==> inputs of build 22 <==
==> flow/design.v <==
module matvec_mul #(
    parameter R=8, C=8, W_X=8, W_K=8,
    localparam DEPTH = $clog2(C),
               W_M = W_X + W_K,
               W_Y = W_M + DEPTH
  )(  
    input  logic clk, cen,
    input  logic signed [R-1:0][C-1:0][W_K-1:0] k,
    input  logic signed        [C-1:0][W_X-1:0] x, 
    output logic signed        [R-1:0][W_Y-1:0] y
  );
  localparam C_PAD = 2**$clog2(C);
  logic signed [W_Y-1:0] tree [R][DEPTH+1][C_PAD];  
  logic signed [C_PAD-1:0][W_X-1:0] x_pad;
  logic signed [R-1:0][C_PAD-1:0][W_K-1:0] k_pad;      
  always_comb begin
    x_pad = '0;
    k_pad = '0;
    for (int i = 0; i < C; i++) begin
      x_pad[i] = x[i];
    end
    for (int i = 0; i < R; i++) begin
      for (int j = 0; j < C; j++) begin
        k_pad[i][j] = k[i][j];
      end
    end
  end
  genvar r, c, d, a;
  for (r=0; r<R; r=r+1) begin
    for (c=0; c<C_PAD; c=c+1)
      always_ff @(posedge clk)   
        if (cen) tree[r][0][c] <= $signed(k_pad[r][c]) * $signed(x_pad[c]);
    for (d=0; d<DEPTH; d=d+1)
      for (a=0; a<C_PAD/2**(d+1); a=a+1)
        always_ff @(posedge clk)   
          if (cen) tree[r][d+1][a] <= tree[r][d][2*a] + tree[r][d][2*a+1];
    assign y[r] = tree[r][DEPTH][0];
  end
endmodule
module axis_matvec_mul #(
    parameter R=8, C=8, W_X=4, W_K=3,
    localparam W_Y = W_X + W_K + $clog2(C)
)(
    input  logic clk, rstn,
    output logic s_axis_kx_tready,
    input  logic s_axis_kx_tvalid,
    input  logic [R*C*W_K + C*W_X -1:0] s_axis_kx_tdata,
    input  logic m_axis_y_tready,
    output logic m_axis_y_tvalid,
    output logic [R*W_Y-1:0] m_axis_y_tdata
);
    typedef enum logic [2:0] {
        IDLE,
        LOAD_DATA,
        COMPUTING,
        RESULT_READY
    } state_t;
    state_t state, next_state;
    logic [R-1:0][C-1:0][W_K-1:0] k_reg;
    logic [C-1:0][W_X-1:0] x_reg;
    logic [R*W_Y-1:0] y_reg;
    logic computing;
    logic [$clog2(C+2)-1:0] compute_counter;
    always_ff @(posedge clk or negedge rstn) begin
        if (!rstn) begin
            state <= IDLE;
        end else begin
            state <= next_state;
        end
    end
    matvec_mul #(
        .R(R), .C(C), .W_X(W_X), .W_K(W_K)
    ) MATVEC (
        .clk(clk),
        .cen(computing),
        .k(k_reg),
        .x(x_reg),
        .y(y_reg)
    );
    always_comb begin
        next_state = state;
        case (state)
            IDLE: 
                if (s_axis_kx_tvalid && s_axis_kx_tready)
                    next_state = LOAD_DATA;
            LOAD_DATA:
                next_state = COMPUTING;
            COMPUTING: 
                if (compute_counter == C+1)
                    next_state = RESULT_READY;
            RESULT_READY:
                if (m_axis_y_tready)
                    next_state = IDLE;
        endcase
    end
    always_ff @(posedge clk or negedge rstn) begin
        if (!rstn) begin
            k_reg <= '0;
            x_reg <= '0;
            computing <= 1'b0;
            compute_counter <= '0;
            m_axis_y_tvalid <= 1'b0;
            m_axis_y_tdata <= '0;
        end else begin
            case (state)
                IDLE: begin
                    compute_counter <= '0;
                    computing <= 1'b0;
                    if (s_axis_kx_tvalid && s_axis_kx_tready) begin
                        for (int r = 0; r < R; r++) begin
                            for (int c = 0; c < C; c++) begin
                                k_reg[r][c] <= s_axis_kx_tdata[(r*C + c)*W_K +: W_K];
                            end
                        end
                        for (int c = 0; c < C; c++) begin
                            x_reg[c] <= s_axis_kx_tdata[R*C*W_K + c*W_X +: W_X];
                        end
                    end
                end
                LOAD_DATA: begin
                    computing <= 1'b1;
                end
                COMPUTING: begin
                    compute_counter <= compute_counter + 1;
                    if (compute_counter == C+1) begin
                        m_axis_y_tdata <= y_reg;
                        m_axis_y_tvalid <= 1'b1;
                        computing <= 1'b0;
                    end
                end
                RESULT_READY: begin
                    if (m_axis_y_tready) begin
                        m_axis_y_tvalid <= 1'b0;
                    end
                end
            endcase
        end
    end
    assign s_axis_kx_tready = (state == IDLE);
endmodule
==> flow/run.sh <==
#!/bin/bash
# the make line also repeats each setting of config.mk as NAME=value (left out here)
make -C /OpenROAD-flow-scripts/flow DESIGN_CONFIG=/design/flow/config.mk WORK_HOME=/design/flow/orfs CLKGATE_MAP_FILE= finish
==> flow/config.mk <==
export PLATFORM = sky130hd
export DESIGN_NAME = axis_matvec_mul
export DESIGN_NICKNAME = axis_matvec_mul
export VERILOG_FILES = /design/flow/design.v
export SDC_FILE = /design/flow/constraint.sdc
export NUM_CORES = 4
export LEC_CHECK = 0
export CAP_MARGIN = 5
export CORE_MARGIN = 5
export CORE_UTILIZATION = 26
export CTS_CLUSTER_DIAMETER = 221
export GPL_ROUTABILITY_DRIVEN = 0
export PLACE_DENSITY = 0.74
export SETUP_SLACK_MARGIN = 0.29
export SLEW_MARGIN = 20
export TNS_END_PERCENT = 30
==> flow/constraint.sdc <==
create_clock -name core_clock -period 2.63 [get_ports {clk}]
set_input_delay 0.5260 -clock core_clock [delete_from_list [all_inputs] [get_ports {clk}]]
set_output_delay 0.5260 -clock core_clock [all_outputs]
set_load 0.01 [all_outputs]
==> inputs of build 4, as changes to build 22 <==
Settings changed: CAP_MARGIN 5 to 20, CORE_MARGIN 5 to 2, CORE_UTILIZATION 26 to 40, CTS_CLUSTER_DIAMETER 221 to default, GPL_ROUTABILITY_DRIVEN 0 to default, PLACE_DENSITY 0.74 to default, SETUP_SLACK_MARGIN 0.29 to -0.14, TNS_END_PERCENT 30 to default.
==> flow/constraint.sdc (replaced) <==
create_clock -name core_clock -period 3.67 [get_ports {clk}]
set_input_delay 0.7340 -clock core_clock [delete_from_list [all_inputs] [get_ports {clk}]]
set_output_delay 0.7340 -clock core_clock [all_outputs]
set_load 0.01 [all_outputs]
==> inputs of trial 26, as changes to build 22 <==
Settings changed: ABC_AREA from default to 0, CAP_MARGIN 5 to 30, CELL_PAD_IN_SITES_GLOBAL_PLACEMENT from default to 0, CORE_MARGIN 5 to 2, CORE_UTILIZATION 26 to 57, CTS_CLUSTER_DIAMETER 221 to default, CTS_CLUSTER_SIZE from default to 100, GPL_ROUTABILITY_DRIVEN 0 to default, MIN_ROUTING_LAYER from default to met1, PLACE_DENSITY 0.74 to default, PLACE_DENSITY_LB_ADDON from default to 0.11, SETUP_SLACK_MARGIN 0.29 to 0.03, TNS_END_PERCENT 30 to default.
==> flow/constraint.sdc (replaced) <==
create_clock -name core_clock -period 2.75 [get_ports {clk}]
set_input_delay 0.5500 -clock core_clock [delete_from_list [all_inputs] [get_ports {clk}]]
set_output_delay 0.5500 -clock core_clock [all_outputs]
set_load 0.01 [all_outputs]
==> results <==
- In trial 26 the maximum frequency is larger than in build 4, by about 17%.
- Build 22 completed and failed the layout checks on negative setup slack. Build 4 went through all stages and came out clean. Trial 26 produced a clean layout.
- Of build 22 and trial 26, build 22 has the higher final area (gap 6.2%, measured against trial 26).
- In critical path depth, build 4 and trial 26 do not differ.
- Register-to-register slack, lowest first: build 22, trial 26, build 4.
- The lowest global-route usage belongs to build 22, the highest to trial 26.
- The lowest first-iteration DRC count belongs to build 4, the highest to trial 26.
- The highest clock skew belongs to build 22, the lowest to trial 26.
==> figures <==
Tally of filler cells in the layout: build 4 18302; trial 26 10433; build 22 30816
Area occupied by multi-input gates: build 4 41600 um^2; trial 26 42800 um^2; build 22 44900 um^2
Number of cell rows: build 4 166; trial 26 139; build 22 207
CP peak stage delay: build 4 0.89 ns; trial 26 0.59 ns; build 22 0.45 ns
Req. time, crit path: build 4 4.22 ns; trial 26 3.28 ns; build 22 3.15 ns
Vias in the first global route: build 4 52723; trial 26 52579; build 22 54061
Final area over synthesized area: build 4 1.152x; trial 26 1.169x; build 22 1.241x
Number of buffer and inverter stages on the critical path: build 4 2; trial 26 2; build 22 1
Worst min path class: build 4 register to register; trial 26 input pin to register; build 22 input pin to async pin
Number of warnings the tools reported: build 4 32; trial 26 33; build 22 34
Fraction of area in clock buffers and inverters: build 4 0.0569; trial 26 0.0522; build 22 0.0443
Setup_tns: build 4 0 ns; trial 26 0 ns; build 22 -0.613 ns
Largest driver fanout on the critical path: build 4 18; trial 26 7; build 22 7
Result of the run: build 4 no timing/DRC/antenna violations; trial 26 no timing/DRC/antenna violations; build 22 finished with violations
Layout check failures: build 4 -; trial 26 -; build 22 negative setup slack
Post-Place Cells: build 4 9806; trial 26 9072; build 22 11457
Non-filler cells, final: build 4 10109; trial 26 9397; build 22 11820
Final Hold Slack: build 4 0.458 ns; trial 26 0.327 ns; build 22 0.276 ns
Number of nets in the finished design: build 4 8799; trial 26 8896; build 22 9055


==> exp/fjord: inputs <==
// axis_matvec_mul: RTL as listed in full above, without the edits since
clock: 3.67 ns
lec_check: 0
cap_margin: 20
core_margin: 2
core_utilization: 21
slew_margin: 20
run.sh (not shown) runs the stock make flow with config.mk's settings and CLKGATE_MAP_FILE=.
==> exp/pepper (differences from exp/fjord) <==
CORE_ASPECT_RATIO = 1.4   (was default)
CORE_UTILIZATION = 40   (was 21)
CTS_CLUSTER_DIAMETER = 196   (was default)
SETUP_SLACK_MARGIN = 0.53   (was default)
TNS_END_PERCENT = 25   (was default)
==> flow/constraint.sdc (replaced) <==
create_clock -name core_clock -period 8.0 [get_ports {clk}]
set_input_delay 1.6000 -clock core_clock [delete_from_list [all_inputs] [get_ports {clk}]]
set_output_delay 1.6000 -clock core_clock [all_outputs]
set_load 0.01 [all_outputs]
==> summary of the runs <==
In exp/pepper the worst setup slack is better than in exp/fjord, by 4.0 ns.
Of exp/pepper and exp/fjord, exp/fjord has the higher first-iteration DRC count (gap about 3.3%, measured against exp/fjord).
exp/fjord finished clean. exp/pepper ran to the end with no violations.
Clock-buffer cell count: exp/fjord is lower than exp/pepper (29).
Of exp/fjord and exp/pepper, exp/fjord has the higher die size (gap 90%, measured against exp/pepper).
Against exp/pepper, the worst hold slack of exp/fjord is better by 0.015 ns.
Of exp/fjord and exp/pepper, exp/pepper has the higher clock skew (gap 0.032 ns).
In exp/pepper the cell count is lower than in exp/fjord, by about 20%.
Between exp/pepper and exp/fjord, the lower register-to-register slack is in exp/fjord (gap 4.2 ns).
